Design conv_mac_unit, start of the top module:
module conv_mac_unit (
	input wire aclk,
	input wire aresetn,
	input wire aclken,
	input wire[1:0] calfmt,
	input wire[8*16-1:0] mac_in_ftm,
	input wire[8*16-1:0] mac_in_wgt,
	input wire mac_in_ftm_masked,
	input wire[1:0] mac_in_info_along,
	input wire mac_in_valid,
	output wire[7:0] mac_out_exp,
	output wire[39:0] mac_out_frac,
	output wire[1:0] mac_out_info_along,
	output wire mac_out_valid
);
clock: 5.12 ns
lec_check: 0
abc_area: 0
cap_margin: 20
cell_pad_in_sites_detail_placement: 1
core_aspect_ratio: 1.33
core_margin: 9
core_utilization: 40
cts_cluster_diameter: 159
max_routing_layer: met4
min_routing_layer: met2
place_density: 0.95
slew_margin: 10
run.sh (not shown) runs the stock make flow with config.mk's settings and CLKGATE_MAP_FILE=.
The baseline did not get past global routing, error GRT-0116.
Edit:
Settings changed: ABC_AREA 0 to unset, CELL_PAD_IN_SITES_DETAIL_PLACEMENT 1 to unset, CORE_ASPECT_RATIO 1.33 to unset, CORE_MARGIN 9 to 2, CORE_UTILIZATION 40 to 23, CTS_CLUSTER_DIAMETER 159 to unset, MAX_ROUTING_LAYER met4 to unset, MIN_ROUTING_LAYER met2 to unset, PLACE_DENSITY 0.95 to unset, SLEW_MARGIN 10 to 20.
Clock period 5.12 ns to 10.7 ns, I/O delays scaled along.
After rerunning: The changed run produced a clean layout. Area after synthesis does not change. Die size is higher by 66%. Synthesized cell count does not change.
Edit:
Settings changed: CORE_UTILIZATION 23 to 68, PLACE_DENSITY set to 0.42.
Clock period 10.7 ns to 6.94 ns, I/O delays scaled along.
Utilization came out higher by 48 points.
Clock-buffer cell count drops by 9.
Register-to-register slack degrades by 3500 ps.
Wire length came out lower by 1.6%.
Worst hold slack is about the same.
Via count increases by about 5.6%.
Global-route usage increases by 25 points.
Edit:
Settings changed: CORE_UTILIZATION 68 to 10, PLACE_DENSITY 0.42 to unset.
Clock period 6.94 ns to 8.2 ns, I/O delays scaled along.
Outcome:
- The new run produced a clean layout
- via count decreases by 6.0%
- global-route usage fell by 32 points
- worst setup slack gets better by 890 ps
Edit:
Settings changed: CORE_UTILIZATION 10 to 53.
Clock period 8.2 ns to 6.58 ns, I/O delays scaled along.
After rerunning: The changed run produced a clean layout; hold slack is about the same; synthesized area stays the same; fmax rose by about 10%; setup slack loses 940 ps.
Edit:
Settings changed: CORE_UTILIZATION 53 to 65.
Clock period 6.58 ns to 3.99 ns, I/O delays scaled along.
The changed run completed, yet does not pass: setup timing.
Via count grows by 15%.
Hold slack improves by 16 ps.
Non-clock buffer count rose by 1723.
Utilization rises by 20 points.
Synthesized cell count is unchanged.


old:
conv_mac_unit again, from the RTL that the note above started with.
clock: 5.13 ns
lec_check: 0
cap_margin: 20
core_aspect_ratio: 0.72
core_margin: 2
core_utilization: 72
cts_cluster_diameter: 396
cts_cluster_size: 97
place_density: 0.39
setup_slack_margin: 0.95
slew_margin: 20
old failed in 5_1_grt with ODB-0269.
What new does differently from old at the input level:
# old
export LEC_CHECK = 0
export CAP_MARGIN = 20
export CORE_ASPECT_RATIO = 0.72
export CORE_MARGIN = 2
export CORE_UTILIZATION = 72
export CTS_CLUSTER_DIAMETER = 396
export CTS_CLUSTER_SIZE = 97
export PLACE_DENSITY = 0.39
export SETUP_SLACK_MARGIN = 0.95
export SLEW_MARGIN = 20
create_clock -name core_clock -period 5.13 [get_ports {aclk}]
# new
export LEC_CHECK = 0
export CAP_MARGIN = 20
export CORE_MARGIN = 2
export CORE_UTILIZATION = 40
export SLEW_MARGIN = 20
create_clock -name core_clock -period 7.0 [get_ports {aclk}]
[summary]
- There was hardly any difference in area after synthesis between new and old.
- Horizontal die dimension delta for new relative to old: 14% higher
- Fraction of the yosys area taken by sequential cells: old vs new, no meaningful difference
- Re final weighted congestion of routability-driven global placement: new is 14% down on old.
- Per the final summary, new finished and its layout is clean on timing, DRC and antenna.
- Total die size (new / old): 1.8


## run D
conv_mac_unit again, from the RTL that the note above started with.
Settings: LEC_CHECK=0, ABC_AREA=1, CAP_MARGIN=20, CORE_ASPECT_RATIO=0.72, CORE_MARGIN=2, CORE_UTILIZATION=40, SLEW_MARGIN=0; clock period 7.0 ns.
### run D -> run B
Settings: ABC_AREA: 1 -> unset; CORE_UTILIZATION: 40 -> 57; CORE_ASPECT_RATIO: 0.72 -> unset; SLEW_MARGIN: 0 -> 20; the clock period (ns, I/O delays scaled along): 7.0 -> 4.27.
==> results <==
- Delta (run B minus run D): hold slack saw a decrease, number of tap cells added at floorplan saw a decrease, netlist area before placement saw a decrease, setup total negative slack saw a decrease.
- In run B, the largest net degree at the start of global routing came out 26 below the value in run D.
- The flow completed for run B, but it is not clean: the layout still shows negative setup slack.
- Run D finished every step from synthesis to the final layout, and the layout passed the timing, design-rule and antenna checks.
- Compared with run D, run B shows multi-input combinational cell count lower by 1,402.


Starting RTL as in the previous note.
## conv_mac_unit
module conv_mac_unit (
	input wire aclk,
	input wire aresetn,
	input wire aclken,
	input wire[1:0] calfmt,
	input wire[8*16-1:0] mac_in_ftm,
	input wire[8*16-1:0] mac_in_wgt,
	input wire mac_in_ftm_masked,
	input wire[1:0] mac_in_info_along,
	input wire mac_in_valid,
	output wire[7:0] mac_out_exp,
	output wire[39:0] mac_out_frac,
	output wire[1:0] mac_out_info_along,
	output wire mac_out_valid
);
clock: 3.89 ns
lec_check: 0
cap_margin: 15
core_margin: 2
core_utilization: 72
cts_cluster_size: 19
gpl_routability_driven: 1
place_density_lb_addon: 0.28
setup_slack_margin: 0.46
slew_margin: 20
The starting point did not get past global routing (ODB-0269).
Next try:
--- a/flow/config.mk
+++ b/flow/config.mk
@@ -8 +8 @@
-export CAP_MARGIN = 15
+export CAP_MARGIN = 20
@@ -11,4 +11 @@
-export CTS_CLUSTER_SIZE = 19
-export GPL_ROUTABILITY_DRIVEN = 1
-export PLACE_DENSITY_LB_ADDON = 0.28
-export SETUP_SLACK_MARGIN = 0.46
+export PLACE_DENSITY = 0.64
==> flow/constraint.sdc (replaced) <==
create_clock -name core_clock -period 6.62 [get_ports {aclk}]
set_input_delay 1.3240 -clock core_clock [delete_from_list [all_inputs] [get_ports {aclk}]]
set_output_delay 1.3240 -clock core_clock [all_outputs]
set_load 0.01 [all_outputs]
What happened:
- With this change the flow went through all stages and came out clean
- area after synthesis does not change
- die size does not change
- synthesized cell count does not change
Next try:
--- a/flow/config.mk
+++ b/flow/config.mk
@@ -10,2 +10 @@
-export CORE_UTILIZATION = 72
-export PLACE_DENSITY = 0.64
+export CORE_UTILIZATION = 40
==> flow/constraint.sdc (replaced) <==
create_clock -name core_clock -period 6.84 [get_ports {aclk}]
set_input_delay 1.3680 -clock core_clock [delete_from_list [all_inputs] [get_ports {aclk}]]
set_output_delay 1.3680 -clock core_clock [all_outputs]
set_load 0.01 [all_outputs]
Final area goes up by 1.0%.
Synthesized area stays the same.
Wire length goes down by 3.3%.
Next try:
--- a/flow/config.mk
+++ b/flow/config.mk
@@ -10 +10 @@
-export CORE_UTILIZATION = 40
+export CORE_UTILIZATION = 66
==> flow/constraint.sdc (replaced) <==
create_clock -name core_clock -period 5.88 [get_ports {aclk}]
set_input_delay 1.1760 -clock core_clock [delete_from_list [all_inputs] [get_ports {aclk}]]
set_output_delay 1.1760 -clock core_clock [all_outputs]
set_load 0.01 [all_outputs]
Effect: This time the run completed, yet does not pass: negative setup slack. Utilization rose by 34 points. Wire length goes up by 8.2%. First-iteration DRC count goes up by 38%. Final cell count decreases by 4.2%. Worst hold slack loses 0.036 ns. Design area came out higher by 6.1%. Setup slack is worse by 0.83 ns.
